==> 10-13 <==
==> flow/design.v (excerpt) <==
module layer #(
    parameter DATA_WIDTH = 8,                  
    parameter INPUT_SIZE = 28,                  
    parameter KERNEL_SIZE = 3,                
    parameter POOL_SIZE = 2,                    
    parameter STRIDE = 1,                          
    parameter ACTIVATION_TYPE = 1'b1,        
    parameter POOL_TYPE = 1'b1                     
)(
    input clk, global_rst, ce,
    input [DATA_WIDTH-1:0] myInput,
    input [KERNEL_SIZE*KERNEL_SIZE*DATA_WIDTH-1:0] weight,
    input [DATA_WIDTH-1:0] bias,
    output [DATA_WIDTH-1:0] data_out,
    output valid_op, 
    output end_op
);
==> flow/config.mk <==
export PLATFORM = sky130hd
export DESIGN_NAME = layer
export DESIGN_NICKNAME = layer
export VERILOG_FILES = /design/flow/design.v
export SDC_FILE = /design/flow/constraint.sdc
export NUM_CORES = 4
export LEC_CHECK = 0
export ABC_AREA = 0
export CAP_MARGIN = 20
export CELL_PAD_IN_SITES_DETAIL_PLACEMENT = 0
export CELL_PAD_IN_SITES_GLOBAL_PLACEMENT = 2
export CORE_ASPECT_RATIO = 1.88
export CORE_MARGIN = 6
export CORE_UTILIZATION = 21
export CTS_CLUSTER_SIZE = 44
export GPL_TIMING_DRIVEN = 0
export HOLD_SLACK_MARGIN = 0.3
export MAX_ROUTING_LAYER = met4
export MIN_ROUTING_LAYER = met1
export PLACE_DENSITY_LB_ADDON = 0.28
export SETUP_SLACK_MARGIN = 0.68
export SLEW_MARGIN = 25
export TNS_END_PERCENT = 30
==> flow/constraint.sdc <==
create_clock -name core_clock -period 3.28 [get_ports {clk}]
set_input_delay 0.6560 -clock core_clock [delete_from_list [all_inputs] [get_ports {clk}]]
set_output_delay 0.6560 -clock core_clock [all_outputs]
set_load 0.01 [all_outputs]
run.sh (not shown) runs the stock make flow with config.mk's settings and CLKGATE_MAP_FILE=.
==> 05-11 (differences from 10-13) <==
Settings changed: CELL_PAD_IN_SITES_GLOBAL_PLACEMENT 2 to 0, CORE_ASPECT_RATIO 1.88 to default, CORE_MARGIN 6 to 2, CORE_UTILIZATION 21 to 71, CTS_CLUSTER_SIZE 44 to 36, GPL_TIMING_DRIVEN 0 to 1, HOLD_SLACK_MARGIN 0.3 to default, MAX_ROUTING_LAYER met4 to met5, PLACE_DENSITY from default to 0.65, PLACE_DENSITY_LB_ADDON 0.28 to default, SETUP_SLACK_MARGIN 0.68 to 0.13, SLEW_MARGIN 25 to 20, TNS_END_PERCENT 30 to default.
==> flow/constraint.sdc (replaced) <==
create_clock -name core_clock -period 2.49 [get_ports {clk}]
set_input_delay 0.4980 -clock core_clock [delete_from_list [all_inputs] [get_ports {clk}]]
set_output_delay 0.4980 -clock core_clock [all_outputs]
set_load 0.01 [all_outputs]
==> 05-15 (differences from 10-13) <==
Settings changed: ABC_AREA 0 to 1, CELL_PAD_IN_SITES_DETAIL_PLACEMENT 0 to default, CELL_PAD_IN_SITES_GLOBAL_PLACEMENT 2 to 3, CORE_ASPECT_RATIO 1.88 to default, CORE_MARGIN 6 to 2, CORE_UTILIZATION 21 to 52, CTS_CLUSTER_SIZE 44 to 100, GPL_TIMING_DRIVEN 0 to default, HOLD_SLACK_MARGIN 0.3 to default, MIN_ROUTING_LAYER met1 to default, PLACE_DENSITY_LB_ADDON 0.28 to default, SETUP_SLACK_MARGIN 0.68 to default, SLEW_MARGIN 25 to 20, TNS_END_PERCENT 30 to default.
==> flow/constraint.sdc (replaced) <==
create_clock -name core_clock -period 5.0 [get_ports {clk}]
set_input_delay 1.0000 -clock core_clock [delete_from_list [all_inputs] [get_ports {clk}]]
set_output_delay 1.0000 -clock core_clock [all_outputs]
set_load 0.01 [all_outputs]
==> comparison table <==
                                                                          05-11                       10-13                                                05-15
Result of the run                                    complete, but fails checks  complete, but fails checks                               stopped before the end
Last stage reached                                                            -                           -  global placement without I/O (3_1_place_gp_skip_io)
Reasons for failing layout checks                          negative setup slack        negative setup slack                                                    -
Clock buffer instance count of the final layout                             103                         115                                                    -
Met2 track demand over resource                                          65.25%                      24.91%                                                    -
Total Neg Setup Slack                                                -44,140 ps                    -9364 ps                                                    -
Sort of element at the end of the critical path                        register                    register                                                    -
Maximum clock skew at final layout                                     19.15 ps                    35.48 ps                                                    -
RSZ-0062 raised after global routing                                       true                        true                                                    -
Port bufs                                                                   100                          84                                                    -
Drt via density                                                           6.144                       4.067                                                    -
Grt ovf                                                                       0                           0                                                    -
Antenna violations before repair                                              3                           5                                                    -
Flip-flops                                                                  744                         744                                                    -
Dominant power group                                        combinational logic         combinational logic                                                    -
Combinational gate count                                                  2,780                       2,780                                                    -
Tally of unique sky130hd cells used after synthesis                          77                          77                                                   42
Part of the power in the clock network                                    29.6%                       31.2%                                                    -
Skew-Pair Late Insertion Delay                                           640 ps                      650 ps                                                    -
Total net switching power                                              12.96 mW                    10.07 mW                                                    -
Measured slew at the worst slew-check pin                               1162 ps                     1270 ps                                                    -
Number of H-tree branching levels                                             3                           3                                                    -
Final Routed Wirelength                                              117,500 um                  116,600 um                                                    -
Total routed wire length on the met1 layer                            41,460 um                   41,500 um                                                    -

* * *

==> 04-03 <==
Starting RTL as in the previous note.
clock: 5.71 ns
lec_check: 0
cap_margin: 20
cell_pad_in_sites_detail_placement: 0
core_margin: 7
core_utilization: 25
cts_cluster_size: 74
place_density_lb_addon: 0.14
setup_slack_margin: 0.85
slew_margin: 0
==> inputs of 10-10, as changes to 04-03 <==
Settings changed: CELL_PAD_IN_SITES_DETAIL_PLACEMENT 0 to unset, CORE_MARGIN 7 to 2, CORE_UTILIZATION 25 to 72, CTS_CLUSTER_DIAMETER set to 359, CTS_CLUSTER_SIZE 74 to unset, PLACE_DENSITY_LB_ADDON 0.14 to 0.01, SETUP_SLACK_MARGIN 0.85 to -0.14, SLEW_MARGIN 0 to 20.
==> flow/constraint.sdc (replaced) <==
create_clock -name core_clock -period 1.67 [get_ports {clk}]
set_input_delay 0.3340 -clock core_clock [delete_from_list [all_inputs] [get_ports {clk}]]
set_output_delay 0.3340 -clock core_clock [all_outputs]
set_load 0.01 [all_outputs]
==> inputs of 11-15, as changes to 04-03 <==
Settings changed: ABC_AREA set to 1, CELL_PAD_IN_SITES_DETAIL_PLACEMENT 0 to unset, CORE_MARGIN 7 to 2, CORE_UTILIZATION 25 to 72, CTS_CLUSTER_SIZE 74 to 10, PLACE_DENSITY set to 0.39, PLACE_DENSITY_LB_ADDON 0.14 to unset, SETUP_SLACK_MARGIN 0.85 to 0.32, SLEW_MARGIN 0 to 20.
==> flow/constraint.sdc (replaced) <==
create_clock -name core_clock -period 1.08 [get_ports {clk}]
set_input_delay 0.2160 -clock core_clock [delete_from_list [all_inputs] [get_ports {clk}]]
set_output_delay 0.2160 -clock core_clock [all_outputs]
set_load 0.01 [all_outputs]
==> inputs of 09-18, as changes to 04-03 <==
Settings changed: CELL_PAD_IN_SITES_DETAIL_PLACEMENT 0 to unset, CORE_MARGIN 7 to 2, CORE_UTILIZATION 25 to 72, CTS_CLUSTER_SIZE 74 to 40, PLACE_DENSITY set to 0.37, PLACE_DENSITY_LB_ADDON 0.14 to unset, SETUP_SLACK_MARGIN 0.85 to unset, SLEW_MARGIN 0 to 20.
==> flow/constraint.sdc (replaced) <==
create_clock -name core_clock -period 3.43 [get_ports {clk}]
set_input_delay 0.6860 -clock core_clock [delete_from_list [all_inputs] [get_ports {clk}]]
set_output_delay 0.6860 -clock core_clock [all_outputs]
set_load 0.01 [all_outputs]
==> comparison table <==
Slew at the pin with the worst max-slew slack: 04-03 1058 ps; 10-10 1377 ps; 09-18 1135 ps; 11-15 -
Clock Pin Slew Worst Setup and Hold Paths: 04-03 60 ps; 10-10 70 ps; 09-18 60 ps; 11-15 -
Max power group: 04-03 clock; 10-10 combinational logic; 09-18 combinational logic; 11-15 -
Worst slack on hold paths: 04-03 467.0 ps; 10-10 143.2 ps; 09-18 439.0 ps; 11-15 -
Comb power frac: 04-03 24.8%; 10-10 40.4%; 09-18 35.4%; 11-15 -
Critical path arrival: 04-03 5110 ps; 10-10 5390 ps; 09-18 4100 ps; 11-15 -
R2R setup slack: 04-03 1800 ps; 10-10 -3270 ps; 09-18 -160 ps; 11-15 -
Sequential-to-total area share from yosys stat: 04-03 39.02%; 10-10 39.02%; 09-18 39.02%; 11-15 37.11%
Relative contribution of the clock network to total power: 04-03 38.8%; 10-10 29.8%; 09-18 31.6%; 11-15 -
Worst path depth: 04-03 15; 10-10 17; 09-18 16; 11-15 -
Clk_buf instances: 04-03 136; 10-10 105; 09-18 91; 11-15 -
DR vias/cell: 04-03 4.213; 10-10 7.101; 09-18 5.844; 11-15 -
Synth Area in Simple Gates: 04-03 16.92%; 10-10 16.92%; 09-18 16.92%; 11-15 21.93%
Flop share of the area: 04-03 33.61%; 10-10 29.80%; 09-18 32.62%; 11-15 -
Critical Path Source: 04-03 weight[57]; 10-10 conv.MAC[8].genblk1.genblk1.mac.data_out[1]; 09-18 myInput[3]; 11-15 -
Post-CTS setup-driven buffer insertion count: 04-03 0; 10-10 56; 09-18 35; 11-15 41
Status: 04-03 complete, no violations; 10-10 finished with violations; 09-18 finished with violations; 11-15 did not finish
Failing step: 04-03 -; 10-10 -; 09-18 -; 11-15 global routing
Layout check failures: 04-03 -; 10-10 negative setup slack; 09-18 negative setup slack; 11-15 -
Post-Place Worst Slack: 04-03 432.6 ps; 10-10 -2531 ps; 09-18 -1168 ps; 11-15 -3183 ps
Combinational cell area excluding buffers and inverters: 04-03 0.02110 mm^2; 10-10 0.02408 mm^2; 09-18 0.02245 mm^2; 11-15 -
Power figures rest on the tool's default switching activity, not on a simulated workload.
